Design MIPS, start of the top module:
module MIPS(input clk, rst,
	output [31:0] imem_addr, input [31:0] imem_data,
	output [31:0] dmem_addr, output [31:0] dmem_wdata, output dmem_we, input [31:0] dmem_rdata);
	wire Is_SV, MemtoReg, Reg_Write, Mem_Read, Mem_Write ,  Branch, ALUsrc, ld;
	wire [1:0] regDst, writeDst, Jump;
	wire [2:0] ALUOp;
	wire [3:0] ALUOperation;
	wire [5:0] func, opcode;
	Data_path DP(clk , rst  , MemtoReg , Reg_Write , Mem_Read, Mem_Write , Branch , ALUsrc ,  ld , regDst ,   writeDst , Jump , ALUOperation, func, opcode,
		imem_addr, imem_data, dmem_addr, dmem_wdata, dmem_we, dmem_rdata);
	controller CU(opcode , MemtoReg , Reg_Write , Mem_Read ,Mem_Write ,  Branch , ALUsrc , ld , regDst ,  writeDst , Jump , ALUOp);
	ALU_control ALU_CU(func , ALUOp , ALUOperation);
endmodule
Settings: LEC_CHECK=0, ABC_AREA=0, CAP_MARGIN=20, CORE_MARGIN=2, CORE_UTILIZATION=72, CTS_CLUSTER_DIAMETER=244, CTS_CLUSTER_SIZE=98, PLACE_DENSITY=0.39, SLEW_MARGIN=20; clock period 6.25 ns.
run.sh (not shown) runs the stock make flow with config.mk's settings and CLKGATE_MAP_FILE=.
The baseline did not get past 5_1_grt with GRT-0116.
Then changed:
==> flow/config.mk (replaced) <==
export PLATFORM = sky130hd
export DESIGN_NAME = MIPS
export DESIGN_NICKNAME = MIPS
export VERILOG_FILES = /design/flow/design.v
export SDC_FILE = /design/flow/constraint.sdc
export NUM_CORES = 4
export LEC_CHECK = 0
export CAP_MARGIN = 20
export CORE_ASPECT_RATIO = 0.62
export CORE_MARGIN = 2
export CORE_UTILIZATION = 40
export CTS_CLUSTER_SIZE = 15
export HOLD_SLACK_MARGIN = 0.14
export MAX_ROUTING_LAYER = met4
export SETUP_SLACK_MARGIN = 3.08
export SLEW_MARGIN = 20
==> flow/constraint.sdc (replaced) <==
create_clock -name core_clock -period 10.5 [get_ports {clk}]
set_input_delay 2.1000 -clock core_clock [delete_from_list [all_inputs] [get_ports {clk}]]
set_output_delay 2.1000 -clock core_clock [all_outputs]
set_load 0.01 [all_outputs]
After rerunning: The new run produced a clean layout. Synthesized area stays the same. Synthesized cell count does not change. Die size came out higher by 79%.

Starting RTL as in the previous note.
## MIPS
module MIPS(input clk, rst,
	output [31:0] imem_addr, input [31:0] imem_data,
	output [31:0] dmem_addr, output [31:0] dmem_wdata, output dmem_we, input [31:0] dmem_rdata);
Settings: LEC_CHECK=0, CAP_MARGIN=20, CORE_MARGIN=2, CORE_UTILIZATION=66, CTS_CLUSTER_SIZE=42, PLACE_DENSITY=0.66, SLEW_MARGIN=20; clock period 5.75 ns.
The baseline ended with an error in global routing.
Rerun with:
CORE_UTILIZATION = 43   (was 66)
CTS_CLUSTER_SIZE = default   (was 42)
PLACE_DENSITY = default   (was 0.66)
This time the run reached the layout checks and failed them: negative setup slack. Die size increases by well over a third. Area after synthesis is unchanged. Synthesized cell count is unchanged.
Rerun with:
CORE_ASPECT_RATIO = 0.5   (was default)
CORE_UTILIZATION = 40   (was 43)
CTS_CLUSTER_SIZE = 15   (was default)
HOLD_SLACK_MARGIN = 0.14   (was default)
MAX_ROUTING_LAYER = met5   (was default)
clock period = 10.5 ns   (was 5.75 ns; I/O delays follow)
Result:
- The changed run finished clean
- wire length falls by 1.3%
- setup slack is better by 1.1 ns
- synthesized cell count does not change
- count of clock-buffer cells in the layout falls by 5
- final cell count falls by about 9%
- non-clock buffer count falls by 904
- worst hold slack is better by 0.023 ns
- area after synthesis is unchanged
- global-route usage falls by 2.8 points

Starting RTL as in the previous note.
clock: 14.3 ns
lec_check: 0
cap_margin: 20
cell_pad_in_sites_global_placement: 3
core_margin: 9
core_utilization: 27
cts_cluster_diameter: 349
min_routing_layer: met2
place_density_lb_addon: 0.22
setup_slack_margin: -0.41
slew_margin: 25
tns_end_percent: 75
The first run completed with no timing, DRC or antenna violations.
Rerun with:
Settings changed: CELL_PAD_IN_SITES_GLOBAL_PLACEMENT 3 to unset, CORE_MARGIN 9 to 2, CORE_UTILIZATION 27 to 59, CTS_CLUSTER_DIAMETER 349 to unset, MIN_ROUTING_LAYER met2 to unset, PLACE_DENSITY_LB_ADDON 0.22 to unset, SETUP_SLACK_MARGIN -0.41 to unset, SLEW_MARGIN 25 to 20, TNS_END_PERCENT 75 to unset.
Clock period 14.3 ns to 5.75 ns, I/O delays scaled along.
Now the flow finished but fails on setup timing.
Sequential power is higher by 150%.
Hold slack loses 0.0054 ns.
Via count is lower by about 12%.
Sequential cell count stays the same.
Routed wire length is lower by about 14%.
Synthesized area does not change.
Sequential share of layout area is lower by 5.1 points.
Total power is higher to 2.7 times its value.
Cell area is higher by 13%.
Rerun with:
Settings changed: CORE_UTILIZATION 59 to 40.
Clock period 5.75 ns to 10.5 ns, I/O delays scaled along.
What happened: With this change the flow ran to the end with no violations. Area after synthesis stays the same. Total power decreases by 53%. Via count drops by 13%. Global-route usage drops by 19 points. Cell count decreases by 2.8%.
Rerun with:
Settings changed: CORE_UTILIZATION 40 to 55.
Clock period 10.5 ns to 10.4 ns, I/O delays scaled along.
Cell count decreases by about 7%.
Die area decreases by about 27%.
Core utilization increases by 17 points.
Global-route usage increases by 11 points.
Wire length decreases by about 2.6%.
Power and IR drop assume default switching activity.
